===== flow/constraint.sdc =====
create_clock -name core_clock -period 13.8 [get_ports {clk}]
set_input_delay 2.7600 -clock core_clock [delete_from_list [all_inputs] [get_ports {clk}]]
set_output_delay 2.7600 -clock core_clock [all_outputs]
set_load 0.01 [all_outputs]

===== flow/config.mk =====
export PLATFORM = sky130hd
export DESIGN_NAME = ARM
export DESIGN_NICKNAME = ARM
export VERILOG_FILES = /design/flow/design.v
export SDC_FILE = /design/flow/constraint.sdc
export NUM_CORES = 4
export LEC_CHECK = 0
export ABC_AREA = 0
export CAP_MARGIN = 30
export CELL_PAD_IN_SITES_DETAIL_PLACEMENT = 2
export CELL_PAD_IN_SITES_GLOBAL_PLACEMENT = 2
export CORE_MARGIN = 2
export CORE_UTILIZATION = 40
export CTS_CLUSTER_DIAMETER = 91
export GPL_TIMING_DRIVEN = 0
export HOLD_SLACK_MARGIN = 0.11
export MAX_ROUTING_LAYER = met5
export MIN_ROUTING_LAYER = met1
export PLACE_DENSITY_LB_ADDON = 0.17
export SETUP_SLACK_MARGIN = -0.62
export SLEW_MARGIN = 5

===== flow/run.sh =====
#!/bin/bash
# the make line also repeats each setting of config.mk as NAME=value (left out here)
make -C /OpenROAD-flow-scripts/flow DESIGN_CONFIG=/design/flow/config.mk WORK_HOME=/design/flow/orfs CLKGATE_MAP_FILE= finish

===== flow/design.v =====
module pc_module(
    input [31:0] pc_in,
    input freeze,
    input clk,
    input rst,
    output reg [31:0] pc_out
);
always @(posedge clk, posedge rst) begin
    if (rst == 1) begin
        pc_out <= 0;
    end
    else if(freeze == 1) begin
        pc_out <= pc_out;
    end
    else begin
        pc_out <= pc_in;
    end
end
endmodule 
module adder(
    input [31:0] a,
    input [31:0] b,
    input rst,
    output [31:0] result
);
assign result = rst ? 32'b0: a+b;
endmodule  
module multiplexer(
    input [31:0] a,
    input [31:0] b,
    input select,
    output [31:0] out
);
assign out = select ? b : a;
endmodule  
module instruction_fetch(
    input clk,
    input rst,
    input freeze,
    input branch_taken,
    input [31:0] branch_adr,
    output [31:0] pc_out,
    output [31:0] imem_addr,
    input [31:0] imem_data,
    output [31:0] instruction 
);
wire [31:0] pc_wire;
wire [31:0] mux_out;
wire [31:0] pc_out_wire;
pc_module pcm(.pc_in    (mux_out),.freeze   (freeze && !branch_taken),.clk   (clk),.rst  (rst),.pc_out   (pc_wire));
multiplexer mux(.a  (pc_out_wire),.b    (branch_adr),.select    (branch_taken),.out     (mux_out));
adder adder(.a     (pc_wire),.b    (32'd4), .rst     (rst), .result    (pc_out_wire));
assign imem_addr = pc_wire;
assign instruction = rst ? 32'b0 : imem_data;
assign pc_out = rst ? 32'b0 : pc_out_wire;
endmodule
module instruction_fetch_register(
    input clk,
    input rst,
    input freeze,
    input flush,
    input [31:0] pc_in,
    input [31:0] instruction_in,
    output reg [31:0] pc,
    output reg [31:0] instruction
);
always@(posedge clk, posedge rst) begin
    if (rst) begin
        pc <= 32'b0;
        instruction <= 32'b0;			
    end else if (flush) begin
        pc <= 32'b0;
        instruction <= 32'b0;			
    end
    else if(freeze == 1'b0) begin
        pc <= pc_in;
        instruction <= instruction_in;
    end else begin
        pc <= pc;
        instruction <= instruction;
    end
end
endmodule  
module control_unit (
  input [1:0] mode,
  input [3:0] opcode,
  input s,
  output [3:0] execute_command,
  output mem_read, mem_write,
  output wb_enable,
  output b,
  output update_state
);
  assign update_state = s && mode == 2'b00;
  assign b = (opcode[3] == 1'b0 && mode == 2'b10) ? 1'b1 : 1'b0;
  assign wb_enable = ((mode == 2'b00 && (opcode == 4'b1101 || opcode == 4'b1111 || opcode == 4'b0100 || opcode == 4'b0101 || opcode == 4'b0010 || opcode == 4'b0110 || opcode == 4'b0000 || opcode == 4'b1100 || opcode == 4'b0001)) || (opcode == 4'b0100 && s == 1'b1 && mode == 2'b01)) ? 1'b1 : 0;
  assign mem_read = (opcode == 4'b0100 && mode == 2'b01 && s == 1'b1 ) ? 1 : 0;
  assign mem_write = (opcode == 4'b0100 && mode == 2'b01 && s == 1'b0 ) ? 1 : 0;
  assign execute_command = (opcode == 4'b1101 ? 4'b0001 : (opcode == 4'b1111 ? 4'b1001 : (opcode == 4'b0100 ? 4'b0010 :
   (opcode == 4'b0101 ? 4'b0011 : (opcode == 4'b0010 ? 4'b0100 : (opcode == 4'b0110 ?  4'b0101 : (opcode == 4'b0000 ? 4'b0110 : (opcode == 4'b1100 ? 4'b0111 :
   (opcode == 4'b0001 ? 4'b1000 : (opcode == 4'b1010 ? 4'b0100 : (opcode == 4'b1101 ? 4'b0110 : (opcode == 4'b1000 ? 4'b0110 : 4'b0))))))))))));
endmodule
module condition_check (
    input[3:0] condition,
    input[3:0] condState,
    output check
);
    assign check = ((condition == 4'b0000 && condState[2] == 1'b1) || (condition == 4'b0001 && condState[2] == 1'b0) || (condition == 4'b0010 && condState[1] == 1'b1)
    || (condition == 4'b0011 && condState[1] == 1'b0) || (condition == 4'b0100 && condState[3] == 1'b1) || (condition == 4'b0101 && condState[3] == 1'b0) 
    || (condition == 4'b0110 && condState[0] == 1'b1) || (condition == 4'b0111 && condState[0] == 1'b0) || (condition == 4'b1000 && condState[1] == 1'b1 && condState[2] == 1'b0)
    || (condition == 4'b1001 && (condState[1] == 1'b0 || condState[2] == 1'b1)) || (condition == 4'b1010 && condState[3] == condState[0]) || (condition == 4'b1011 && condState[3] != condState[0]) 
    || (condition == 4'b1100 && condState[2] == 1'b0 && condState[3] == condState[0]) || (condition == 4'b1101 && (condState[2] == 1'b1 || condState[3] != condState[0])) || (condition == 4'b1110) || (condition == 4'b1111)) ? 1'b1 : 1'b0;
endmodule
module register_file ( 
  input clk, rst,
  input[3:0] src1, src2, dest_wb, 
  input[31:0] result_wb, 
  input write_back_enable,
  output [31:0] reg1, reg2
);
  reg[31:0] regs[15:0];
  assign reg1 = (write_back_enable && dest_wb == src1) ? result_wb : regs[src1];
  assign reg2 = (write_back_enable && dest_wb == src2) ? result_wb : regs[src2];
  integer i;
	always @(posedge clk, posedge rst) begin
		if (rst) begin
			for (i = 0; i < 16; i = i + 1) begin
				regs[i] <= i;
			end
		end
		else if (write_back_enable) begin 
			regs[dest_wb] <= result_wb;
		end
	end
endmodule
module instrcution_decode(
    input clk,
    input rst,
    input [31:0] instruction,
    input [31:0] result_wb,
    input write_back_enable,
    input [3:0] dest_wb,
    input hazard,
    input [3:0] sr,
    input [31:0] pc_in,
    output wb_en,
    output mem_r_en,
    output mem_w_en,
    output b,
    output s,
    output [3:0] exec_cmd,
    output [31:0] val_rn,
    output [31:0] val_rm,
    output imm,
    output [11:0] shift_operand,
    output [23:0] signed_imm_24,
    output [3:0] dest,
    output [3:0] src1,
    output [3:0] src2,
    output two_src,
    output [31:0] pc_out
);
assign shift_operand = instruction[11:0];
assign imm = instruction[25];
assign signed_imm_24 = instruction[23:0];
assign pc_out = pc_in;
assign dest = instruction[15:12];
wire check;
wire[3:0] exec_cmd_wire;
wire mem_r_en_wire;
wire mem_w_en_wire;
wire wb_en_wire;
wire b_wire;
wire s_wire;
assign two_src = !instruction[25] || mem_w_en_wire;
control_unit cu(
    .mode   (instruction[27:26]),
    .opcode (instruction[24:21]),
    .s  (instruction[20]),
    .execute_command    (exec_cmd_wire),
    .mem_read   (mem_r_en_wire),
    .mem_write  (mem_w_en_wire),
    .wb_enable  (wb_en_wire),
    .b  (b_wire),
    .update_state   (s_wire)
);
condition_check cc(
    .condition  (instruction[31:28]),
    .condState  (sr),
    .check  (check)
);
wire cond_or_hazard;
assign cond_or_hazard = hazard || !check;
assign s = !cond_or_hazard ? s_wire : 0;
assign b = !cond_or_hazard ? b_wire : 0;
assign wb_en = !cond_or_hazard ? wb_en_wire : 0;
assign mem_w_en = !cond_or_hazard ? mem_w_en_wire : 0;
assign mem_r_en = !cond_or_hazard ? mem_r_en_wire : 0;
wire [3:0] src2_wire;
assign exec_cmd = !cond_or_hazard ? exec_cmd_wire : 0;
assign src1 = instruction[19:16];
assign src2 = src2_wire;
assign src2_wire = mem_w_en_wire ? dest : instruction[3:0];
register_file rf(
    .clk   (clk),
    .rst   (rst),
    .src1  (instruction[19:16]),
    .src2  (src2_wire),
    .dest_wb   (dest_wb),
    .result_wb (result_wb),
    .write_back_enable (write_back_enable),
    .reg1  (val_rn),
    .reg2  (val_rm)
);
endmodule  
module instruction_decode_register(
    input clk,
    input rst,
    input flush,
    input wb_en_in,
    input mem_r_en_in,
    input mem_w_en_in,
    input b_in,
    input s_in,
    input [3:0] exe_cmd_in,
    input [31:0] pc_in,
    input [31:0] val_rn_in,
    input [31:0] val_rm_in,
    input imm_in,
    input [11:0] shift_operand_in,
    input [23:0] signed_imm_24_in,
    input [3:0] dest_in,
    input [3:0] sr_in,
    input [3:0] src1_in,
    input [3:0] src2_in,
    output reg wb_en,
    output reg mem_r_en,
    output reg mem_w_en,
    output reg b,
    output reg s,
    output reg [3:0] exe_cmd,
    output reg [31:0] pc,
    output reg [31:0] val_rn,
    output reg [31:0] val_rm,
    output reg imm,
    output reg [11:0] shift_operand,
    output reg [23:0] signed_imm_24,
    output reg [3:0] dest,
    output reg [3:0] sr_out,
    output reg [3:0] src1_out,
    output reg [3:0] src2_out
);
always@(posedge clk, posedge rst) begin
    if (rst) begin
        wb_en <= 0;
        mem_r_en <= 0;
        mem_w_en <= 0;
        b <= 0;
        s <= 0;
        exe_cmd <= 0;
        pc <= 0;
        val_rm <= 0;
        val_rn <= 0;
        imm <= 0;
        shift_operand <= 0;
        signed_imm_24 <= 0;
        dest <= 0;
        src1_out <= 0;
        src2_out <= 0;
        sr_out <= 0;
    end else if (flush) begin
        wb_en <= 0;
        mem_r_en <= 0;
        mem_w_en <= 0;
        b <= 0;
        s <= 0;
        exe_cmd <= 0;
        pc <= 0;
        val_rm <= 0;
        val_rn <= 0;
        imm <= 0;
        shift_operand <= 0;
        signed_imm_24 <= 0;
        dest <= 0;
        src1_out <= 0;
        src2_out <= 0;
        sr_out <= 0;
    end else begin
        wb_en <= wb_en_in;
        mem_r_en <= mem_r_en_in;
        mem_w_en <= mem_w_en_in;
        b <= b_in;
        s <= s_in;
        exe_cmd <= exe_cmd_in;
        pc <= pc_in;
        val_rm <= val_rm_in;
        val_rn <= val_rn_in;
        imm <= imm_in;
        shift_operand <= shift_operand_in;
        signed_imm_24 <= signed_imm_24_in;
        dest <= dest_in;
        src1_out <= src1_in;
        src2_out <= src2_in;
        sr_out <= sr_in;
    end
end
endmodule  
module alu(
    input[3:0] exec_command,
    input[31:0] in1,
    input[31:0] in2,
    input carry_in,
    output[31:0] result,
    output c,
    output n,
    output z,
    output v
);
    wire [32:0] result_extend;
    wire [32:0] in1_extend;
    wire [32:0] in2_extend;
    assign in1_extend = {in1[31],in1};
    assign in2_extend = {in2[31],in2};
    assign result_extend = exec_command == 4'b0001 ? in2_extend : (exec_command == 4'b1001 ? ~in2_extend : (exec_command == 4'b0010 ? (in2_extend + in1_extend) : 
    (exec_command == 4'b0011 ? (in1_extend + in2_extend + carry_in) : (exec_command == 4'b0100 ? (in1_extend - in2_extend) : (exec_command == 4'b0101 ? (in1_extend - in2_extend - 1) : 
    (exec_command == 4'b0110 ? (in1_extend & in2_extend) : (exec_command == 4'b0111 ? (in1_extend | in2_extend) : (exec_command == 4'b1000 ? (in2_extend ^ in1_extend) : 
    (in1_extend))))))))) ;
    assign result = result_extend[31:0];
    assign c = result_extend[32] == 1'b1 && result_extend[31] == 1'b0;
    assign n = result[31];
    assign z = (result == 0);
    assign v = ((exec_command == 4'b0010 || exec_command == 4'b0011) && in1[31] == in2[31] && in1[31] != result[31]) || ((exec_command == 4'b0100 || exec_command == 4'b0101) && in1[31] == ~in2[31] && in1[31] != result[31]);
endmodule  
module val2_gen(
    input[31:0] val_rm,
    input imm,
    input mem_en,
    input [11:0] shift_operand,
    output reg [31:0] result
);
wire [31:0] imm8 = {24'b0, shift_operand[7:0]};
wire [4:0] imm_rot = {shift_operand[11:8], 1'b0};
wire [4:0] sh_amt = shift_operand[11:7];
wire [63:0] imm_dbl = {imm8, imm8} >> imm_rot;
wire [63:0] rm_dbl = {val_rm, val_rm} >> sh_amt;
always @(*) begin
    if(mem_en == 1) begin
       result = {20'b0, shift_operand};
    end
    else if (imm == 1) begin
        result = imm_dbl[31:0];
    end else if(imm == 0 && shift_operand[4] == 0) begin
        case (shift_operand[6:5])
            2'b00: result = val_rm << sh_amt;
            2'b01: result = val_rm >> sh_amt;
            2'b10: result = val_rm >>> sh_amt;
            default: result = rm_dbl[31:0];
        endcase
    end else begin
        result = val_rm;
    end
end
endmodule
module status_register(
    input clk,
    input rst,
    input n,
    input z,
    input c,
    input v,
    input s,
    output [3:0] cond
);
reg[3:0] cond_reg;
always @(posedge clk, posedge rst) begin
    if(rst == 1'b1) begin
        cond_reg <= 4'b0;
    end else if (s == 1'b1) begin
        cond_reg <= {n,z,c,v};
    end
end
assign cond = s == 1'b1 ? {n,z,c,v} : cond_reg;
endmodule
module execution(
    input clk,
    input rst,
    input s,
    input [3:0] exec_cmd,
    input mem_r_en, mem_w_en,
    input [31:0] pc,
    input [31:0] val_rn,val_rm,
    input imm,
    input [11:0] shift_operand,
    input [23:0] signed_imm_24,
    input [3:0] sr,
    output[31:0] alu_result,br_addr,
    output[3:0] status,
    output[31:0] val_rm_out
);
wire[31:0] signed_imm_24_extended;
assign signed_imm_24_extended = {signed_imm_24[23],signed_imm_24[23],signed_imm_24[23],signed_imm_24[23],signed_imm_24[23],signed_imm_24[23],signed_imm_24[23],signed_imm_24[23],signed_imm_24};
assign br_addr = pc + (signed_imm_24_extended << 2);
wire mem_en;
wire c,n,z,v;
assign mem_en = mem_r_en | mem_w_en;
wire [31:0] mux_before_alu_out_wire;
wire[31:0] val2_gen_wire;
val2_gen val2_gen(
    .val_rm (val_rm_out),
    .imm    (imm),
    .mem_en (mem_en),
    .shift_operand  (shift_operand),
    .result (val2_gen_wire)
);
alu alu(
    .exec_command (exec_cmd),
    .in1    (mux_before_alu_out_wire),
    .in2    (val2_gen_wire),
    .carry_in   (sr[1]),
    .result (alu_result),
    .c  (c),
    .n  (n),
    .z  (z),
    .v  (v)
);
status_register sreg(
    .clk   (clk),
    .rst   (rst),
    .n (n),
    .z (z),
    .c (c),
    .v (v),
    .s (s),
    .cond  (status)
);
assign val_rm_out = val_rm;
assign mux_before_alu_out_wire = val_rn;
endmodule 
module execution_register(
    input clk,
    input rst,
    input wb_en_in,
    input mem_r_en_in,
    input mem_w_en_in,
    input [31:0] alu_result_in,
    input [31:0] st_val_in,
    input [3:0] dest_in,
    output reg wb_en,
    output reg mem_r_en,
    output reg mem_w_en,
    output reg [31:0] alu_result,
    output reg [31:0] st_val,
    output reg [3:0] dest
);
always @(posedge clk, posedge rst) begin
    if (rst) begin
        wb_en <= 0;
        mem_r_en <= 0;
        mem_w_en <= 0;
        alu_result <= 0;
        st_val <= 0;
        dest <= 0;
    end else begin
        wb_en <= wb_en_in;
        mem_r_en <= mem_r_en_in;
        mem_w_en <= mem_w_en_in;
        alu_result <= alu_result_in;
        st_val <= st_val_in;
        dest <= dest_in;
    end
end
endmodule  
module memory_register(
    input clk,
    input rst,
    input wb_en_in,
    input mem_r_en_in,
    input [31:0] alu_result_in,
    input [31:0] mem_read_value_in,
    input [3:0] dest_in,
    output reg [31:0] alu_result,
    output reg [31:0] mem_read_value,
    output reg [3:0] dest,
    output reg wb_en,
    output reg mem_r_en
);
always @(posedge clk, posedge rst) begin
    if (rst) begin
        alu_result <= 0;
        mem_read_value <= 0;
        dest <= 0;
        wb_en <= 0;
        mem_r_en <= 0;
    end else begin
        dest <= dest_in;
        mem_read_value <= mem_read_value_in;
        alu_result <= alu_result_in;
        wb_en <= wb_en_in;
        mem_r_en <= mem_r_en_in;
    end
end
endmodule  
module write_back(
    input [31:0] alu_result,
    input [31:0] mem_result,
    input mem_r_en,
    output [31:0] out
);
assign out = mem_r_en ? mem_result : alu_result;
endmodule  
module hazard_detection_unit_old(
    input [3:0] src1,
    input [3:0] src2,
    input [3:0] exe_dest,
    input exe_wb_en,
    input mem_wb_en,
    input two_src,
    input [3:0] mem_dest,
    output reg hazard_detected
);
always @(*) begin
    if(mem_wb_en && src1 == mem_dest) begin
        hazard_detected <= 1;
    end else if(exe_wb_en && src1 == exe_dest) begin
        hazard_detected <= 1;
    end else if(two_src && mem_wb_en && src2 == mem_dest) begin
        hazard_detected <= 1;
    end else if(two_src && exe_wb_en && src2 == exe_dest) begin
        hazard_detected <= 1;
    end else begin
        hazard_detected <= 0;
    end
end
endmodule  
module ARM(
    input clk,
    input rst,
    output [31:0] imem_addr,
    input [31:0] imem_data,
    output [31:0] dmem_addr,
    output [31:0] dmem_wdata,
    output dmem_we,
    input [31:0] dmem_rdata
);
wire hazard;
wire branch_taken;
wire [31:0] branch_adr;
wire [31:0] pc_if_out;
wire [31:0] instruction_if_out;
instruction_fetch inst_fetch(
	.clk	(clk),
	.rst	(rst),
	.freeze	(hazard),
	.branch_taken	(branch_taken),
	.branch_adr	(branch_adr),
	.pc_out	(pc_if_out),
	.imem_addr	(imem_addr),
	.imem_data	(imem_data),
	.instruction	(instruction_if_out)
);
wire [31:0] pc_if_reg_out;
wire [31:0] instruction_if_reg_out;
instruction_fetch_register inst_fetch_reg(
	.clk	(clk),
	.rst	(rst),
	.freeze	(hazard),
	.flush	(branch_taken),
	.pc_in(pc_if_out),
	.instruction_in	(instruction_if_out),
	.pc	(pc_if_reg_out),
	.instruction	(instruction_if_reg_out)
);
wire[31:0] result_wb;
wire write_back_enable;
wire [3:0] dest_wb;
wire [3:0] sr;
wire wb_en_id_out;
wire mem_r_en_id_out;
wire mem_w_en_id_out;
wire b_id_out;
wire s_id_out;
wire [3:0] exec_cmd_id_out;
wire [31:0] val_rn_id_out;
wire [31:0] val_rm_id_out;
wire imm_id_out;
wire [11:0] shift_operand_id_out;
wire [23:0] signed_imm_24_id_out;
wire [3:0] dest_id_out;
wire [3:0] src1_id_out;
wire [3:0] src2_id_out;
wire two_src_id_out;
wire [31:0] pc_id_out;
instrcution_decode inst_decode(
	.clk	(clk),
	.rst	(rst),
	.instruction	(instruction_if_reg_out),
	.result_wb	(result_wb),
	.write_back_enable	(write_back_enable),
	.dest_wb	(dest_wb),
	.hazard	(hazard),
	.sr	(sr),
	.pc_in	(pc_if_reg_out),
	.wb_en	(wb_en_id_out),
	.mem_r_en	(mem_r_en_id_out),
	.mem_w_en	(mem_w_en_id_out),
	.b	(b_id_out),
	.s	(s_id_out),
	.exec_cmd	(exec_cmd_id_out),
	.val_rn	(val_rn_id_out),
	.val_rm	(val_rm_id_out),
	.imm		(imm_id_out),
	.shift_operand	(shift_operand_id_out),
	.signed_imm_24	(signed_imm_24_id_out),
	.dest	(dest_id_out),
	.src1	(src1_id_out),
	.src2	(src2_id_out),
	.two_src	(two_src_id_out),
	.pc_out	(pc_id_out)
);
wire wb_en_id_reg_out;
wire mem_r_en_id_reg_out;
wire mem_w_en_id_reg_out;
wire b_id_reg_out;
wire s_id_reg_out;
wire [3:0] exe_cmd_id_reg_out;
wire [31:0] pc_id_reg_out;
wire [31:0] val_rn_id_reg_out;
wire [31:0] val_rm_id_reg_out;
wire imm_id_reg_out;
wire [11:0] shift_operand_id_reg_out;
wire [23:0] signed_imm_24_id_reg_out;
wire [3:0] dest_id_reg_out;
wire [3:0] sr_id_reg_out;
wire [3:0] src1_id_reg_out;
wire [3:0] src2_id_reg_out;
instruction_decode_register inst_decode_reg(
	.clk	(clk),
	.rst	(rst),
	.flush	(branch_taken),
	.wb_en_in	(wb_en_id_out),
	.mem_r_en_in	(mem_r_en_id_out),
	.mem_w_en_in	(mem_w_en_id_out),
	.b_in	(b_id_out),
	.s_in	(s_id_out),
	.exe_cmd_in	(exec_cmd_id_out),
	.pc_in	(pc_id_out),
	.val_rn_in	(val_rn_id_out),
	.val_rm_in	(val_rm_id_out),
	.imm_in	(imm_id_out),
	.shift_operand_in	(shift_operand_id_out),
	.signed_imm_24_in	(signed_imm_24_id_out),
	.dest_in	(dest_id_out),
	.sr_in	(sr),
	.src1_in	(src1_id_out),
	.src2_in	(src2_id_out),
	.wb_en	(wb_en_id_reg_out),
	.mem_r_en	(mem_r_en_id_reg_out),
	.mem_w_en	(mem_w_en_id_reg_out),
	.b (branch_taken),
	.s (s_id_reg_out),
	.exe_cmd	(exe_cmd_id_reg_out),
	.pc	(pc_id_reg_out),
	.val_rn	(val_rn_id_reg_out),
	.val_rm	(val_rm_id_reg_out),
	.imm	(imm_id_reg_out),
	.shift_operand	(shift_operand_id_reg_out),
	.signed_imm_24	(signed_imm_24_id_reg_out),
	.dest	(dest_id_reg_out),
	.sr_out	(sr_id_reg_out),
	.src1_out	(src1_id_reg_out),
	.src2_out	(src2_id_reg_out)
);
wire [31:0] alu_result_exe_reg_out;
wire [31:0] alu_result_exe_out;
wire [31:0] val_rm_exe_out;
execution exe(
	.clk	(clk),
	.rst 	(rst),
	.s	(s_id_reg_out),
	.exec_cmd	(exe_cmd_id_reg_out),
	.mem_r_en	(mem_r_en_id_reg_out),
	.mem_w_en	(mem_w_en_id_reg_out),
	.pc	(pc_id_reg_out),
	.val_rn	(val_rn_id_reg_out),
	.val_rm	(val_rm_id_reg_out),
	.imm	(imm_id_reg_out),
	.shift_operand	(shift_operand_id_reg_out),
	.signed_imm_24	(signed_imm_24_id_reg_out),
	.sr	(sr_id_reg_out),
	.alu_result	(alu_result_exe_out),
	.br_addr	(branch_adr),
	.status	(sr),
	.val_rm_out	(val_rm_exe_out)
);
wire wb_en_exe_reg_out;
wire mem_r_en_exe_reg_out;
wire mem_w_en_exe_reg_out;
wire [3:0] dest_exe_reg_out;
wire [31:0] val_rm_exe_reg_out;
execution_register exe_reg(
	.clk	(clk),
	.rst	(rst),
	.wb_en_in	(wb_en_id_reg_out),
	.mem_r_en_in	(mem_r_en_id_reg_out),
	.mem_w_en_in	(mem_w_en_id_reg_out),
	.alu_result_in	(alu_result_exe_out),
	.st_val_in	(val_rm_exe_out),
	.dest_in	(dest_id_reg_out),
	.wb_en	(wb_en_exe_reg_out),
	.mem_r_en	(mem_r_en_exe_reg_out),
	.mem_w_en	(mem_w_en_exe_reg_out),
	.alu_result	(alu_result_exe_reg_out),
	.st_val	(val_rm_exe_reg_out),
	.dest	(dest_exe_reg_out)
);
wire [31:0] mem_result_out;
assign dmem_addr = alu_result_exe_reg_out;
assign dmem_wdata = val_rm_exe_reg_out;
assign dmem_we = mem_w_en_exe_reg_out;
assign mem_result_out = mem_r_en_exe_reg_out ? dmem_rdata : 32'b0;
wire [31:0] alu_result_mem_reg_out;
wire [31:0] mem_read_val_mem_reg_out;
wire mem_r_en_mem_reg_out;
memory_register mem_reg(
	.clk	(clk),
	.rst	(rst),
	.wb_en_in	(wb_en_exe_reg_out),
	.mem_r_en_in	(mem_r_en_exe_reg_out),
	.alu_result_in	(alu_result_exe_reg_out),
	.mem_read_value_in	(mem_result_out),
	.dest_in	(dest_exe_reg_out),
	.alu_result	(alu_result_mem_reg_out),
	.mem_read_value	(mem_read_val_mem_reg_out),
	.dest	(dest_wb),
	.wb_en	(write_back_enable),
	.mem_r_en	(mem_r_en_mem_reg_out)
);
write_back wb(
	.alu_result	(alu_result_mem_reg_out),
	.mem_result	(mem_read_val_mem_reg_out),
	.mem_r_en	(mem_r_en_mem_reg_out),
	.out	(result_wb)
);
hazard_detection_unit_old hdu(
	.src1	(src1_id_out),
	.src2	(src2_id_out),
	.exe_dest	(dest_id_reg_out),
	.exe_wb_en	(wb_en_id_reg_out),
	.mem_wb_en	(wb_en_exe_reg_out),
	.two_src	(two_src_id_out),
	.mem_dest	(dest_exe_reg_out),
	.hazard_detected	(hazard)
);
endmodule  

==> notes.md, run 1 <==
Notes on the flow outputs.

- The count of different cell masters after synthesis is 124.
- The core box area is 139000 um2.
- The number of warnings reported in the yosys synthesis log is 10.
- The HPWL after detailed placement is 303 mm.
- The die extent in y is 379 um.
- Per the synthesis report, the adder-cell share of the synthesized area is 0.0298.
- The CTS root buffer is sky130_fd_sc_hd__clkbuf_16.
- The dominant kind of combinational cell reads AND-OR/OR-AND gates.
- The post-placement worst setup slack reads 1120 ps.
- The pre-placement core utilization reads 0.403.
- The number of buffers inserted during clock tree synthesis is 104.
- The portion of synthesized cell area occupied by the leading cell type reads 0.382.
- The xor/xnor share of the synthesized area reads 0.0187.
- According to the floorplan report, the die width is 379 um.
- The quantity of hold-fixing buffers added after cts is 0.
- The number of synthesized flops with an enable pin is 0.
- The cell count after synthesis came out at 6320.
- The cell total after placement reads 8538.
- According to the Yosys statistics, the synthesized design has a chip area of 56200 um2.
- The post-CTS setup-driven buffer insertion count is 0.
- The total die area is 143000 um2.
- In the post-synthesis netlist, the biggest area contributors are sky130_fd_sc_hd__dfrtp_1 38%, sky130_fd_sc_hd__a21oi_1 5.5%, sky130_fd_sc_hd__nor2_1 4.7%.
- sky130_fd_sc_hd__dfrtp_1 takes more of the synthesized area than any other cell.
- The number of nets at floorplan is 6518.
- The stage at which the flow ended is global routing (5_1_grt).
- The most frequently used flop master after synthesis reads sky130_fd_sc_hd__dfrtp_1.
- The number of sinks on the clock net reads 889.
- The number of cells upsized or downsized after cts is 0.
- The depth of the CTS H-tree is 3.
- After its last routability iteration, the placer logged a weighted congestion of 1.05.
- The I/O pin count is 163.
- The share of synthesized area occupied by flip-flops and latches is 0.397.
- The number of port buffers reads 162.
- In the Yosys report the total cell count is 6320.
- The placed cell area reads 62600 um2.
- The average size of a mapped cell reads 8.89 um2.
- The cell-mix breakdown from Yosys lists the compound-gate area share as 0.258.
- The run stopped with a tool error.
- The async set or reset register ratio after synthesis reads 1.00.
- The most frequently used library cell after synthesis is sky130_fd_sc_hd__dfrtp_1.
- The clock tree buffer depth is 3.
- The synthesis run shows the most used standard cells to be 857 x sky130_fd_sc_hd__dfrtp_1, 705 x sky130_fd_sc_hd__nor2_1, 615 x sky130_fd_sc_hd__a21oi_1, 469 x sky130_fd_sc_hd__nand2_1, 399 x sky130_fd_sc_hd__o21ai_0.
- The share of cell area taken by muxes after synthesis is 0.0771.
- Summing every instance area after synthesis gives 56200 um2.
- The number of flip-flops and latches in the synthesized netlist reads 889.
- The placement row count reads 137.
- The simple-gate share of the synthesized area reads 0.168.
==> stage by stage <==
step           hold WS (ps)   util  TNS [ps]
2_1_floorplan           352      -  -1001990
4_1_cts                 352  0.476         0
3_3_place_gp            355  0.431  -5672280
3_5_place_dp            365  0.449         0
==> inputs of run 2 (changes only) <==
- ABC_AREA: 0 -> unset
- CAP_MARGIN: 30 -> 20
- CELL_PAD_IN_SITES_DETAIL_PLACEMENT: 2 -> unset
- CELL_PAD_IN_SITES_GLOBAL_PLACEMENT: 2 -> unset
- CORE_UTILIZATION: 40 -> 50
- CTS_CLUSTER_DIAMETER: 91 -> unset
- GPL_TIMING_DRIVEN: 0 -> unset
- HOLD_SLACK_MARGIN: 0.11 -> unset
- MAX_ROUTING_LAYER: met5 -> unset
- MIN_ROUTING_LAYER: met1 -> unset
- PLACE_DENSITY_LB_ADDON: 0.17 -> unset
- SETUP_SLACK_MARGIN: -0.62 -> unset
- SLEW_MARGIN: 5 -> 20
- clock period: 13.8 -> 10.3 ns (I/O delays scaled with it)
==> run 2 against run 1 <==
Now clean on timing, DRC and antenna; area after synthesis did not move; synthesized cell count did not move; die area fell by 20%.
==> notes.md, run 2 <==
Reports from this run.

- In the Yosys report the total cell count is 6320.
- The critical path's slowest stage uses the library cell sky130_fd_sc_hd__nor4b_2.
- For the pin with the worst max-slew slack, the measured transition is 1220 ps.
- The I/O pin count is 163.
- The die span in x reads 339 um.
- The final-layout worst hold slack is 380 ps.
- Summing all non-filler instances in the final layout gives an area of 63800 um2.
- The setup slack on the worst flop-to-flop path is 250 ps.
- The via count of the first global-routing pass reads 53600.
- A synthesized cell averages 8.89 um2.
- The global routing report lists combined usage of all routing layers as 0.449.
- The global route total overflow reads 0.
- The finished layout reports a core utilization of 0.575.
- The via count of the routed design reads 56600.
- The longest incremental delay of any stage on the critical path is reported as 880 ps.
- In this run the full chip footprint comes out at 115000 um2.
- The clock tree from TritonCTS reads yes.
- The number of synthesized flops with an enable pin reads 0.
- The post-route fraction of the period consumed by the critical path is 0.976.
- The number of port buffers is 162.
- The endpoint type of the worst setup path reads a register.
- Across all stage logs, warnings added up to 92.
- Per the gpl log, the routability congestion estimate is 1.07.
- The global-route wire length before repair is 382 mm.
- The share of synthesized area occupied by flip-flops and latches reads 0.397.
- Max-slew check failures listed in the final report amount to 0.
- The simple-gate share of the synthesized area reads 0.168.
- The nature of the critical path startpoint reads a register.
- According to the timing report, the arrival time at the worst endpoint equals 10630 ps.
- The total area inside the core boundary comes to 111000 um2.
- The area of the mapped netlist reads 56200 um2.
- The count of endpoints failing setup in the final report reads 0.
- The capturing point of the worst reg2reg path reads inst_decode_reg.b.
- The clock-pin slew on the worst setup and hold paths is 70 ps.
- The tally of nets with antenna violations remaining after routing is 0.
- The number of flip-flops and latches in the synthesized netlist reads 889.
- The maximum number of pins on one net before global-route repair reads 170.
- The largest delay contributor family on the critical path is AND-OR/OR-AND gates.
- The synthesis report lists the Yosys warning total as 10.
- Counting every net in the synthesized netlist gives 6518.
- In the final layout, the multi-input gates occupy 31500 um2.
- Counting along the longest clock path gives a buffer depth of 3.
- The quantity of hold-fixing buffers added after cts reads 0.
- The post-placement worst setup slack reads 537 ps.
- In this run the number of cells on the critical path is 27.
- The placement row count is 122.
- The number of instances in the synthesized netlist reads 6320.
- The endpoint of the worst setup timing path reads inst_decode_reg.b.
- The hold path endpoint reads mem_reg.alu_result[22].
- The most common cell in the synthesized netlist is sky130_fd_sc_hd__dfrtp_1.
- The cell type with the highest aggregate area in the netlist is sky130_fd_sc_hd__dfrtp_1.
- Yosys reports that the most numerous cell types are 857 x sky130_fd_sc_hd__dfrtp_1, 705 x sky130_fd_sc_hd__nor2_1, 615 x sky130_fd_sc_hd__a21oi_1, 469 x sky130_fd_sc_hd__nand2_1, 399 x sky130_fd_sc_hd__o21ai_0.
- The type of the worst setup path reads reg2reg.
- Setup repair after global routing left no endpoint under its margin.
- Yosys attributes the largest share of cell area to sky130_fd_sc_hd__dfrtp_1 38%, sky130_fd_sc_hd__a21oi_1 5.5%, sky130_fd_sc_hd__nor2_1 4.7%.
- The adder-cell share of the synthesized area reads 0.0298.
- In the hold timing report, the worst path depth is 0.
- The flow ran to the end and the layout has no timing, DRC or antenna violations.
- The area of all sequential standard cells reads 22300 um2.
- In the routed layout, each cell is associated on average with a via count of 7.11.
- The number of DRC violations after detailed-routing iteration 0 is 8765.
- The number of buffers inserted during clock tree synthesis is 93.
- The number of max-cap violations reads 0.
- The setup skew after layout is 53.3 ps.
- The most critical setup path has its startpoint at inst_decode_reg.shift_operand[8].
- The placed cell area is 60400 um2.
- The total wire length after detailed routing is 266 mm.
- Grouping non-sequential cells by family puts the most area in AND-OR/OR-AND gates.
- The most frequently used flop master after synthesis reads sky130_fd_sc_hd__dfrtp_1.
- The number of sinks on the clock net reads 889.
- The CTS root buffer reads sky130_fd_sc_hd__clkbuf_16.
- The number of hold-slack violations in the final timing report is 0.
- The number of DRC violations after detailed routing is 0.
- The worst-case max-slew headroom was logged as 0.171.
- The HPWL after detailed placement reads 176 mm.
- The share of cell area taken by muxes after synthesis is 0.0771.
- The area recorded from the Yosys report for this design is 56200 um2.
- The xor/xnor share of the synthesized area reads 0.0187.
- The worst hold path startpoint is exe_reg.alu_result[22].
- The initial antenna violation count is 16.
- The startpoint of the most critical register-to-register path is inst_decode_reg.shift_operand[8].
- The smallest setup slack after layout is 250 ps.
- The required time at the worst endpoint is listed as 10880 ps.
- The final layout report lists a filler cell count of 9985.
- Measured along the y axis, the die boundary spans 339 um.
- The number of cells traversed by the worst register-to-register path is 27.
- The post-synthesis compound-gate area fraction is 0.258.
- The layout-stage area growth over the synthesis result is 13.7%.
- The cell total after placement is 7774.
- The finished layout holds 7962 standard cells, fillers aside.
- The number of buffers and inverters on the critical path is 3.
- The clock period minus final worst setup slack reads 10050 ps.
- The total number of nets in the final design reads 6580.
- The path class of the lowest-slack min-delay path is reg2reg.
- Per the CTS log, the maximum H-tree level is 3.
- The synthesized netlist contains 124 unique library cells.
- The async set or reset register ratio after synthesis reads 1.00.
- The peak fanout along the critical path is 32.
- In the final routed layout, each cell accounts on average for 33.3 um.
- The number of optimization iterations in the first detailed-route pass reads 7.
- The pre-placement core utilization is 0.506.
- The maximum frequency from static timing analysis reads 99.5 MHz.
- The area fraction of the largest cell type after synthesis is 0.382.
- The clock latency at the later pin of the worst-skew pair reads 740 ps.
-- run 2: per-layer routing --
| metal | up-vias | GRT usage | routed length (um) | part of all wire |
|---|---|---|---|---|
| met4 | 10 | 0.218 | 16100 | 0.061 |
| met3 | 994 | 0.158 | 39100 | 0.15 |
| met2 | 4507 | 0.611 | 104000 | 0.39 |
| met1 | 27500 | 0.632 | 106000 | 0.40 |
| met5 | - | 0 | 81 | 0.00031 |
| li1 | 23600 | - | - | - |
-- run 2: timing repair --
item / CTS / global route
setup buffers: 0 / 1
gates resized: 0 / 6
endpoints found under the setup margin: 0 / 14
-- run 2: stage by stage --
| stage | TNS [ps] |
|---|---|
| 6_report | 0 |
| 4_1_cts | 0 |
| 3_3_place_gp | 0 |
| 5_1_grt | 0 |
| 3_5_place_dp | 0 |
| 2_1_floorplan | -3419660 |
-- run 2: area by class of cell --
cell class              count  share of cell area
flip-flops and latches    889               0.350
diodes                     12            0.000470
clock buffers             130              0.0428
repair buffers            492              0.0667
clock inverters            45             0.00964
multi-input cells        4758               0.493
inverters                 148             0.00876
well taps                1488              0.0292
==> inputs of run 3 (changes only) <==
- CAP_MARGIN: 20 -> 25
- CORE_ASPECT_RATIO: unset -> 1.71
- CORE_MARGIN: 2 -> 3
- CORE_UTILIZATION: 50 -> 40
- CTS_CLUSTER_DIAMETER: unset -> 59
- GPL_TIMING_DRIVEN: unset -> 0
- TNS_END_PERCENT: unset -> 95
- clock period: 10.3 -> 11.0 ns (I/O delays scaled with it)
==> run 3 against run 2 <==
Now fails the layout checks on negative setup slack; clock-buffer cell count fell by 4; final cell count rose by 8.4%; register-to-register slack worse by 340 ps; sequential share of layout area is 1.2 points lower; critical path depth is 1 higher; setup slack lost 340 ps; via count up 10%; non-clock buffer count increased by 314; critical endpoint is now inst_decode_reg.exe_cmd[7]; highest routed layer unchanged.
==> notes.md, run 3 <==
Reports from this run.

- The number of optimization iterations in the first detailed-route pass reads 9.
- At the placement stage, the worst setup path has a slack of -2570 ps.
- The cell type with the highest aggregate area in the netlist is sky130_fd_sc_hd__dfrtp_1.
- The worst slew margin relative to its limit reads 0.160.
- The number of cells traversed by the worst register-to-register path reads 28.
- The final core utilization reads 0.474.
- The path class of the lowest-slack min-delay path reads reg2reg.
- The number of DRC violations after detailed-routing iteration 0 reads 9174.
- The run finished, with violations left.
- The cell at the slowest stage of the critical path is sky130_fd_sc_hd__a2111oi_0.
- Among cell families on the critical path, the largest total delay comes from simple AND/OR/NAND/NOR gates.
- The count of different cell masters after synthesis reads 124.
- The core box area reads 139000 um2.
- The capturing point of the worst reg2reg path reads inst_decode_reg.exe_cmd[7].
- The number of standard cells in the final layout excluding fillers is 8632.
- The area of the mapped netlist reads 56200 um2.
- The number of synthesized flops with an enable pin is 0.
- The CTS root buffer is sky130_fd_sc_hd__clkbuf_16.
- In this run, the synthesized area fraction spent on adder and majority cells is recorded as 0.0298.
- The number of max-cap violations is 0.
- The layout checks failed on negative setup slack.
- After technology mapping, the gate count stands at 6320.
- Per the synthesis report, the AND-OR/OR-AND share of the synthesized area is 0.258.
- The most frequently used flop master after synthesis is sky130_fd_sc_hd__dfrtp_1.
- In the hold report, the worst path ends at exe_reg.st_val[16].
- The HPWL after detailed placement reads 283 mm.
- STA classifies the critical path startpoint as a register.
- In this run, CTS created clock tree buffers numbering 93.
- The most common cell in the synthesized netlist is sky130_fd_sc_hd__dfrtp_1.
- The type of the worst setup path reads reg2reg.
- Of the post-synthesis cell area, the part taken by muxes is 0.0771.
- The arrival time of the worst setup path is 11710 ps.
- The via count of the routed design is 62400.
- The endpoint type of the worst setup path reads a register.
- The count of endpoints failing setup in the final report is 4.
- The average size of a mapped cell is 8.89 um2.
- The post-synth register bit count is 889.
- The die extent in y reads 496 um.
- The number of buffers and inverters on the critical path reads 5.
- The via count of the first global-routing pass reads 59200.
- The transition time recorded at the tightest slew-check pin is 1260 ps.
- The number of cells in Yosys stat reads 6320.
- Of the combinational cells, the family taking the most area is AND-OR/OR-AND gates.
- Between the synthesized netlist and the finished layout, the area growth was recorded as 17.7%.
- The clock-pin slew on the worst setup and hold paths is 60 ps.
- The total routing resource utilization after global routing reads 0.511.
- The portion of synthesized cell area occupied by the leading cell type is 0.382.
- Hold is met by 389 ps.
- The global route total overflow reads 0.
- The total number of nets in the final design is 6894.
- The smallest setup slack after layout reads -94.8 ps.
- The simple-gate share of the synthesized area is 0.168.
- The placement row count reads 179.
- The fraction of met1 tracks used by global routing reads 0.527.
- The area of the synthesized netlist per yosys stat is 56200 um2.
- The initial antenna violation count reads 69.
- Counting pins that exceed their max-slew limit in the final report gives 0.
- The required time of the worst setup path is 11620 ps.
- The maximum number of pins on one net before global-route repair is 37.
- In the finished design, the share of the clock period the worst path needs comes to 1.01.
- The xor/xnor share of the synthesized area is 0.0187.
- Looking at the global route congestion table, the highest-usage layer is met2.
- Per the timing report, the most critical flop-to-flop path originates at inst_decode_reg.signed_imm_24[11].
- The number of cells on the worst hold path is listed as 0.
- Per STA, the highest per-stage delay on the worst path measures 910 ps.
- The die is 293 um wide.
- The number of placed instances, taps included, is 8380.
- The startpoint of the most critical setup path is inst_decode_reg.signed_imm_24[11].
- Warnings raised by the tools during the run amount to 74.
- The global routing report lists met2 layer usage as 0.766.
- The number of nets at floorplan is 6518.
- The clock tree from TritonCTS reads yes.
- The worst hold path startpoint reads inst_decode_reg.val_rm[16].
- For this run, the register share of the synthesized area comes to 0.397.
- The count of cell instances traversed by the critical path reads 28.
- The tally of nets with antenna violations remaining after routing is 0.
- The number of hold-slack violations in the final timing report is 0.
- The total wire length after detailed routing is 380 mm.
- The share of the core area taken by cells at floorplan is 0.403.
- Ranked by instance count, the synthesized netlist is headed by 857 x sky130_fd_sc_hd__dfrtp_1, 705 x sky130_fd_sc_hd__nor2_1, 615 x sky130_fd_sc_hd__a21oi_1, 469 x sky130_fd_sc_hd__nand2_1, 399 x sky130_fd_sc_hd__o21ai_0.
- The overall die size recorded for this design is 145000 um2.
- In the post-synthesis netlist, the biggest area contributors are sky130_fd_sc_hd__dfrtp_1 38%, sky130_fd_sc_hd__a21oi_1 5.5%, sky130_fd_sc_hd__nor2_1 4.7%.
- The setup skew after layout reads 79.5 ps.
- The I/O pin count is 163.
- Counting the warning lines in the Yosys log gives 10.
- The setup slack on the worst flop-to-flop path is -90 ps.
- The clock latency at the later pin of the worst-skew pair is 770 ps.
- In this run the worst setup path terminates at inst_decode_reg.exe_cmd[7].
- The ratio of routed vias to standard cells reads 7.23.
- The number of port buffers reads 162.
- The number of sinks on the clock net is 889.
- The final timing report derives a shortest allowable period of 11090 ps.
- The async set or reset register ratio after synthesis is 1.00.
- Timing would allow up to 90.1 MHz.
- The number of DRC violations after detailed routing reads 0.
- The report shows a maximum critical-path fanout of 10.
- The global-route wire length before repair is 508 mm.
- The clock tree buffer depth is 3.
- The global placer's final weighted congestion is 1.14.
- The fraction of met3 tracks used by global routing reads 0.176.
- In the final routed layout, each cell accounts on average for 44.0 um.
- The depth of the CTS H-tree is 3.
-- run 3: routing by layer --
layer  wire length [um]  up-vias
li1                   -    24300
met1             119000    30400
met2             162000     5444
met3              43700     2283
met4              55800       18
met5                149        -
-- run 3: area by class of cell --
| class | instances | area [um2] |
|---|---|---|
| Sequential cell | 889 | 22300 |
| Fill cell | 13600 | 73200 |
| Antenna cell | 45 | 113 |
| Timing Repair Buffer | 283 | 3230 |
| Clock inverter | 50 | 718 |
| Tap cell | 1810 | 2260 |
| Buffer | 523 | 2530 |
| Inverter | 148 | 563 |
| Clock buffer | 126 | 2650 |
| Multi-Input combinational cell | 4758 | 31700 |
-- run 3: per-stage QoR --
stage               area [um2]  setup TNS, ps
floorplan                56200       -2923910
global placement         60000       -7762870
detailed placement       61800         -30060
CTS                      65400              0
global route             66000          -53.7
finish                   66100           -266
-- run 3: repair_timing --
action | CTS | global route
pin swaps | 5 | 12
hold buffers | 0 | 0
gates resized | 63 | 65
setup buffers | 7 | 16
setup endpoints to repair | 15 | 14
==> inputs of run 4 (changes only) <==
- CAP_MARGIN: 25 -> 20
- CORE_ASPECT_RATIO: 1.71 -> unset
- CORE_MARGIN: 3 -> 2
- CORE_UTILIZATION: 40 -> 52
- CTS_CLUSTER_DIAMETER: 59 -> unset
- GPL_TIMING_DRIVEN: 0 -> unset
- TNS_END_PERCENT: 95 -> unset
- clock period: 11.0 -> 8.84 ns (I/O delays scaled with it)
==> run 4 against run 3 <==
The run now finishes clean; die area decreased by 24%; area after synthesis unchanged; routed wire length decreased by 31%; sequential cell count unchanged; setup slack improved by 200 ps; clock-buffer cell count increased by 3; register-to-register slack improved by 200 ps; critical path depth decreased by 1; sequential share of layout area increased by 0.051 points; non-clock buffer count decreased by 46.
==> notes.md, run 4 <==
Reports from this run.

- The number of different library cells used by synthesis comes to 124.
- The worst setup path is captured at a register.
- The synthesis run shows the most used standard cells to be 857 x sky130_fd_sc_hd__dfrtp_1, 705 x sky130_fd_sc_hd__nor2_1, 615 x sky130_fd_sc_hd__a21oi_1, 469 x sky130_fd_sc_hd__nand2_1, 399 x sky130_fd_sc_hd__o21ai_0.
- The adder-cell share of the synthesized area reads 0.0298.
- In this run the count of I/O pins placed on the die edge is 163.
- The cell type with the highest occurrence count on the critical path reads sky130_fd_sc_hd__buf_4.
- For this run the detailed placement stage logged an HPWL of 175 mm.
- The portion of synthesized cell area occupied by the leading cell type is 0.382.
- The CTS root buffer reads sky130_fd_sc_hd__clkbuf_16.
- The post-synthesis compound-gate area fraction is 0.258.
- The flow ran to the end and the layout has no timing, DRC or antenna violations.
- The detail-routed net length per standard cell reads 32.4 um.
- The worst hold path startpoint reads exe_reg.alu_result[14].
- The total die area reads 111000 um2.
- Headroom to the max-slew limit came out at 0.258.
- The routed design shows a via density per instance of 7.04.
- The simple-gate share of the synthesized area is 0.168.
- The number of instances in the synthesized netlist is 6320.
- The area of the synthesized netlist per yosys stat is 56200 um2.
- The core box area reads 107000 um2.
- The layout-stage area growth over the synthesis result is 17.7%.
- The path class of the lowest-slack min-delay path is reg2reg.
- In this run, the number of DRC markers left after iteration 0 of detailed routing was 7990.
- The routed layout has 57300 vias.
- For the worst flop-to-flop path, the logic depth is 27.
- The number of optimization iterations in the first detailed-route pass is 7.
- The global-route wire length before repair is 380 mm.
- The synth_stat.txt file lists the number of cells as 6320.
- The final count of pins violating max slew reads 0.
- Once detail routing completed, the nets flagged for antenna violations numbered 0.
- The transition time recorded at the tightest slew-check pin is 1110 ps.
- The startpoint of the most critical register-to-register path reads inst_decode_reg.val_rm[3].
- The setup skew after layout reads 54.5 ps.
- The number of flip-flops and latches in the synthesized netlist is 889.
- The global placer's final weighted congestion reads 1.05.
- Before any placement, the netlist area is recorded as 56200 um2.
- The most frequently used flop master after synthesis reads sky130_fd_sc_hd__dfrtp_1.
- The clock-pin slew on the worst setup and hold paths reads 60 ps.
- The number of nets at floorplan reads 6518.
- In the final report, the number of endpoints failing setup comes to 0.
- The number of max-cap violations reads 0.
- The count of cell instances traversed by the critical path reads 27.
- The share of synthesized area occupied by flip-flops and latches reads 0.397.
- The clock tree from TritonCTS is yes.
- For the worst setup path, the data required time is 9450 ps.
- The dominant kind of combinational cell is AND-OR/OR-AND gates.
- The worst hold path depth is 0.
- Across every metal layer, demand over resource in global routing totals 0.466.
- Entering global routing, the biggest net connects 179 pins.
- The number of buffers inserted during clock tree synthesis reads 92.
- The aggregate negative setup slack is 0 ps.
- The xor/xnor share of the synthesized area reads 0.0187.
- The type of the worst setup path reads reg2reg.
- In this run the worst setup path begins at inst_decode_reg.val_rm[3].
- The placement row count is 120.
- The report shows a maximum critical-path fanout of 13.
- The pre-placement core utilization reads 0.525.
- For reference, the final report shows the hold violation count at 0.
- The die span in x is 333 um.
- Measured against the total synthesized area, the mux share comes to 0.0771.
- The initial antenna violation count was 20.
- Port buffering added 162 buffers.
- Looking at the reg2reg group, the worst path ends at inst_decode_reg.exe_cmd[9].
- The clock latency at the later pin of the worst-skew pair reads 720 ps.
- The cell at the slowest stage of the critical path reads sky130_fd_sc_hd__a211oi_1.
- Data on the critical path arrives at its endpoint at 9340 ps.
- The endpoint of the worst setup timing path reads inst_decode_reg.exe_cmd[9].
- The post-route cell area reads 66100 um2.
- The most common cell in the synthesized netlist is sky130_fd_sc_hd__dfrtp_1.
- The die extent in y is 333 um.
- The maximum single-stage delay on the critical path is 680 ps.
- The total number of nets in the final design is 6847.
- The nature of the critical path startpoint is a register.
- For reference, the top cells by area after synthesis are sky130_fd_sc_hd__dfrtp_1 38%, sky130_fd_sc_hd__a21oi_1 5.5%, sky130_fd_sc_hd__nor2_1 4.7%.
- The post-route fraction of the period consumed by the critical path reads 0.988.
- The clock tree buffer depth is 3.
- The global route total overflow is 0.
- The hold path endpoint reads mem_reg.alu_result[14].
- The number of sinks on the clock net is 889.
- The cell type with the highest aggregate area in the netlist reads sky130_fd_sc_hd__dfrtp_1.
- The wire length recorded after detailed routing is 264 mm.
- The via count of the first global-routing pass is 55000.
- The number of warnings reported in the yosys synthesis log is 10.
- The async set or reset register ratio after synthesis reads 1.00.
- The maximum frequency from static timing analysis is 115 MHz.
- After layout, the minimum clock period comes to 8730 ps.
- The H-tree was split into 3 levels.
- Setup slack on the worst reg-to-reg path comes out at 110 ps.
- The number of synthesized flops with an enable pin is 0.
- The average size of a mapped cell reads 8.89 um2.
- The number of buffers and inverters on the critical path reads 4.
- The placed cell area is 62300 um2.
- The number of DRC violations after detailed routing is 0.
- Grouping stages by cell kind, the critical path spends the most delay in simple AND/OR/NAND/NOR gates.
- The number of fill cells reads 9197.
- The stage-log warning count is 84.
-- run 4: through the flow --
step	hold slack, ps	util	instances	setup slack [ps]
2_1_floorplan	352	-	6320	-7320
3_3_place_gp	373	0.581	7944	-244
3_5_place_dp	365	0.582	7944	-223
4_1_cts	392	0.612	8115	7.84
5_1_grt	402	0.617	8129	-68.1
6_report	391	0.617	8136	108
-- run 4: routing by layer --
metal | GRT usage | routed length, um | vias to the layer above
li1 | - | - | 24200
met1 | 0.596 | 98600 | 27700
met2 | 0.687 | 111000 | 4195
met3 | 0.136 | 31900 | 1226
met4 | 0.305 | 22200 | 24
met5 | 0 | 161 | -
-- run 4: final cells by class --
cell class	count	area [um2]	area share
clock inverters	42	629	0.00952
clock buffers	129	2650	0.0401
diodes	7	17.5	0.000265
well taps	1403	1760	0.0266
repair buffers	760	6410	0.0970
multi-input cells	4758	31700	0.480
flip-flops and latches	889	22300	0.338
inverters	148	564	0.00854
-- run 4: timing repair --
| item | CTS | global route |
|---|---|---|
| gates resized | 6 | 69 |
| buffers inserted | 0 | 10 |
| pin swaps | 0 | 9 |
| setup endpoints to repair | 14 | 14 |
| hold buffers | 0 | 0 |
| gates cloned | 0 | 2 |
==> inputs of run 5 (changes only) <==
- CORE_UTILIZATION: 52 -> 66
- CTS_CLUSTER_DIAMETER: unset -> 29
- SETUP_SLACK_MARGIN: unset -> 1.68
- clock period: 8.84 -> 9.23 ns (I/O delays scaled with it)
==> run 5 against run 4 <==
The flow now stops in global routing (5_1_grt); die area shrank 21%; synthesized cell count is the same; area after synthesis is the same.
==> notes.md, run 5 <==
Notes on the flow outputs.

- Per the synthesis report, the adder-cell share of the synthesized area is 0.0298.
- The stage at which the flow ended is global routing (5_1_grt).
- In this run, the synthesized area fraction spent on AND-OR/OR-AND gates is recorded as 0.258.
- The simple-gate share of the synthesized area reads 0.168.
- The number of instances in the synthesized netlist is 6320.
- Measured against the total synthesized area, the mux share comes to 0.0771.
- The number of buffers inserted during clock tree synthesis is 163.
- The H-tree was split into 4 levels.
- The cell total after placement reads 7534.
- The first error in the log reads "[ERROR GRT-0232] Routing congestion too high. Check the congestion heatmap in the GUI".
- The global placer's final weighted congestion reads 1.19.
- Of the post-synthesis cell area, the dominant cell type holds 0.382.
- Per the synthesis report, the dominant area consumer among library cells is sky130_fd_sc_hd__dfrtp_1.
- The die extent in y is 296 um.
- The I/O pin count reads 163.
- The quantity of hold-fixing buffers added after cts reads 0.
- In the Yosys stats the netlist draws on 124 distinct library cells.
- The xor/xnor share of the synthesized area reads 0.0187.
- The async set or reset register ratio after synthesis reads 1.00.
- The CTS root buffer reads sky130_fd_sc_hd__clkbuf_16.
- The global route total overflow reads 362.
- The most frequently used flop master after synthesis reads sky130_fd_sc_hd__dfrtp_1.
- The area of the synthesized netlist per yosys stat is 56200 um2.
- Each instance of the synthesized netlist takes up on average 8.89 um2.
- The total die area reads 87400 um2.
- The longest clock path from root to sink contains 3 buffers.
- Sorting the synthesis cell report by count puts at the top sky130_fd_sc_hd__dfrtp_1.
- The share of synthesized area occupied by flip-flops and latches is 0.397.
- The number of flip-flops and latches in the synthesized netlist reads 889.
- The dominant kind of combinational cell reads AND-OR/OR-AND gates.
- Detailed placement finished with a half-perimeter wire length of 169 mm.
- Yosys printed 10 warnings.
- The area of the mapped netlist is 56200 um2.
- The die span in x is 296 um.
- The number of nets at floorplan is 6518.
- The total routing resource utilization after global routing is 0.838.
- During placement, the flow inserted port buffers numbering 162.
- The pre-placement core utilization is 0.669.
- Counting instances in the post-synthesis netlist gives the leading cell types as 857 x sky130_fd_sc_hd__dfrtp_1, 705 x sky130_fd_sc_hd__nor2_1, 615 x sky130_fd_sc_hd__a21oi_1, 469 x sky130_fd_sc_hd__nand2_1, 399 x sky130_fd_sc_hd__o21ai_0.
- The number of synthesized flops with an enable pin reads 0.
- The report lists the number of standard-cell rows as 106.
- The core box area reads 84000 um2.
- The run stopped with a tool error.
- For this design, Yosys synthesis ends with a cell count of 6320.
- Ranked by total cell area, the synthesized netlist is headed by sky130_fd_sc_hd__dfrtp_1 38%, sky130_fd_sc_hd__a21oi_1 5.5%, sky130_fd_sc_hd__nor2_1 4.7%.
- The number of sinks on the clock net reads 889.
## run 5: per-stage QoR
step	setup TNS, ps	cell area, um2	setup WS (ps)	hold slack, ps
after CTS	0	68800	1220	373
after floorplan	-4181500	56300	-7010	352
after global placement	0	60800	502	356
after detailed placement	0	60800	393	359
## run 5: repair_timing
action / CTS
endpoints found under the setup margin: 18
cloned: 5
buffers inserted: 86
pin swaps: 67
resized: 287
## run 5: routing by layer
| metal | track usage | GRT overflow |
|---|---|---|
| met5 | 0.557 | 17 |
| met2 | 0.927 | 150 |
| met1 | 0.861 | 65 |
| met4 | 0.771 | 91 |
| met3 | 0.766 | 39 |
==> inputs of run 6 (changes only) <==
- CORE_UTILIZATION: 66 -> 57
- CTS_CLUSTER_DIAMETER: 29 -> unset
- SETUP_SLACK_MARGIN: 1.68 -> 2.04
- clock period: 9.23 -> 8.0 ns (I/O delays scaled with it)
==> run 6 against run 5 <==
Die area rose by 16%; synthesized cell count did not move; area after synthesis is the same; the layout now fails its checks (negative setup slack).
==> notes.md, run 6 <==
Reports from this run.

- The die span in x is 318 um.
- The cell at the slowest stage of the critical path is sky130_fd_sc_hd__dfrtp_4.
- The worst hold path passes through 0 cells.
- The number of nets at floorplan reads 6518.
- The final timing report lists a hold violation count of 0.
- The post-route utilization of the core is recorded as 0.743.
- The number of cells on the worst reg-to-reg path is 44.
- The violated checks flagged are negative setup slack.
- The startpoint of the most critical setup path is inst_decode_reg.shift_operand[8].
- The endpoint type of the worst setup path reads a register.
- The xor/xnor share of the synthesized area is 0.0187.
- The initial antenna violation count reads 18.
- The number of cells in Yosys stat reads 6320.
- The share of synthesized area occupied by flip-flops and latches reads 0.397.
- Per the OpenROAD timing report, the critical path contains 44 cells.
- The worst hold path startpoint is exe_reg.alu_result[25].
- The number of flip-flops and latches in the synthesized netlist is 889.
- Per the synth stats, the flop cell with the highest instance count is sky130_fd_sc_hd__dfrtp_1.
- Per the synthesis report, the AND-OR/OR-AND share of the synthesized area is 0.258.
- The area of the mapped netlist reads 56200 um2.
- The number of optimization iterations in the first detailed-route pass is 10.
- Per the post-synthesis stats, the area per cell is 8.89 um2.
- The endpoint of the worst setup timing path reads exe.sreg.cond_reg[1].
- The number of port buffers is 162.
- The number of DRC violations after detailed routing is 0.
- The nature of the critical path startpoint is a register.
- The core box area reads 98000 um2.
- The depth of the CTS H-tree reads 3.
- The area of the synthesized netlist per yosys stat reads 56200 um2.
- The max-slew check reports its worst relative slack as 0.135.
- In this run, the synthesized area fraction spent on and/or/nand/nor cells is recorded as 0.168.
- The share of synthesized area in the top cell type comes to 0.382.
- The data required time reported for the critical path is 8570 ps.
- The setup skew after layout is 48.3 ps.
- The detail-routed net length per standard cell reads 31.4 um.
- The smallest setup slack after layout is -285 ps.
- The clock period minus final worst setup slack is 8290 ps.
- The maximum single-stage delay on the critical path is 490 ps.
- Entering global routing, the biggest net connects 190 pins.
- The total wire length after detailed routing is 270 mm.
- The peak fanout along the critical path is 12.
- The clock tree has to reach 889 sinks.
- The die extent in y reads 318 um.
- The cell type with the highest occurrence count on the critical path reads sky130_fd_sc_hd__buf_6.
- The post-route fraction of the period consumed by the critical path reads 1.04.
- The adder-cell share of the synthesized area reads 0.0298.
- The layout-stage area growth over the synthesis result is 29.7%.
- The number of instances in the synthesized netlist reads 6320.
- The most common cell in the synthesized netlist reads sky130_fd_sc_hd__dfrtp_1.
- Ranked by instance count, the synthesized netlist is headed by 857 x sky130_fd_sc_hd__dfrtp_1, 705 x sky130_fd_sc_hd__nor2_1, 615 x sky130_fd_sc_hd__a21oi_1, 469 x sky130_fd_sc_hd__nand2_1, 399 x sky130_fd_sc_hd__o21ai_0.
- The path class of the lowest-slack min-delay path is reg2reg.
- The arrival time of data at the worst endpoint is listed as 8850 ps.
- In this run the core area contains 115 standard-cell rows.
- The synthesis log from Yosys contains 10 warnings.
- The number of buffers and inverters on the critical path is 22.
- The pre-placement core utilization is 0.573.
- The worst-margin pin slew is 1300 ps.
- The number of buffers inserted during clock tree synthesis reads 92.
- The number of fill cells reads 6980.
- The global placer's final weighted congestion is 1.07.
- The via count of the routed design is 61800.
- The logic area reads 34000 um2.
- The clock-pin slew on the worst setup and hold paths reads 60 ps.
- The count of different cell masters after synthesis is 124.
- Sorting the Yosys area breakdown by cell type puts at the top sky130_fd_sc_hd__dfrtp_1.
- The flow ran to the end, but the layout failed its checks.
- The global route total overflow reads 0.
- Ranked by total cell area, the synthesized netlist is headed by sky130_fd_sc_hd__dfrtp_1 38%, sky130_fd_sc_hd__a21oi_1 5.5%, sky130_fd_sc_hd__nor2_1 4.7%.
- The final count of pins violating max slew reads 0.
- The total number of nets in the final design is 7414.
- The die covers 101000 um2.
- The setup slack on the worst flop-to-flop path is -290 ps.
- The number of DRC violations after detailed-routing iteration 0 reads 9857.
- The clock latency at the later pin of the worst-skew pair is 710 ps.
- Total global-route track usage over all layers is 0.519.
- The I/O pin count reads 163.
- The type of the worst setup path reads reg2reg.
- The report counts max-capacitance violations totalling 0.
- The async set or reset register ratio after synthesis reads 1.00.
- The via count of the first global-routing pass came to 60300.
- The largest delay contributor family on the critical path reads AND-OR/OR-AND gates.
- The share of cell area taken by muxes after synthesis is 0.0771.
- The capturing point of the worst reg2reg path reads exe.sreg.cond_reg[1].
- The HPWL after detailed placement reads 178 mm.
- The count of endpoints failing setup in the final report is 15.
- The hold path endpoint reads mem_reg.alu_result[25].
- The number of synthesized flops with an enable pin reads 0.
- Per the layout area report, the register area comes to 22300 um2.
- The maximum frequency from static timing analysis reads 121 MHz.
- In this run the critical register-to-register path is launched from inst_decode_reg.shift_operand[8].
- The first global-routing pass estimated 393 mm of wire.
- The dominant kind of combinational cell reads AND-OR/OR-AND gates.
- Looking at the clock tree report, the root buffer type is sky130_fd_sc_hd__clkbuf_16.
- The ratio of routed vias to standard cells reads 7.20.
- Setup repair after global routing could not meet its margin everywhere.
- Summed over all failing endpoints, the final setup total negative slack is -3020 ps.
- The clock tree buffer depth reads 3.
- The stage-log warning count reads 91.
- TritonCTS built the clock tree.
- The tally of nets with antenna violations remaining after routing is 0.
[run 6: repair_timing]
action	4_1_cts	5_1_grt
setup endpoints to repair	40	39
hold buffers	0	0
gates resized	409	147
endpoints found under the hold margin	0	0
setup buffers	87	43
gates cloned	3	0
pin swaps	145	83
[run 6: cell type report]
cell class,instances,area share
Inverter,148,0.00788
Multi-Input combinational cell,4759,0.467
Sequential cell,889,0.306
Clock inverter,44,0.00819
Timing Repair Buffer,1326,0.152
Clock buffer,127,0.0360
Tap cell,1287,0.0221
Antenna cell,10,0.000343
[run 6: stage by stage]
step	hold WS (ps)	instances	cell area [um2]	setup WS (ps)
6_report	375	8590	72900	-285
5_1_grt	403	8580	72800	-417
4_1_cts	375	8536	71700	99.1
3_5_place_dp	362	8275	65800	-664
3_3_place_gp	360	8275	65800	-541
2_1_floorplan	352	6320	56400	-8000
[run 6: metal layers]
metal  global-route usage  vias up  part of all wire
met4                0.403        8              0.10
li1                     -    25300                 -
met5                    0        -           0.00024
met1                0.637    29400              0.34
met2                0.749     5324              0.41
met3                0.181     1766              0.15
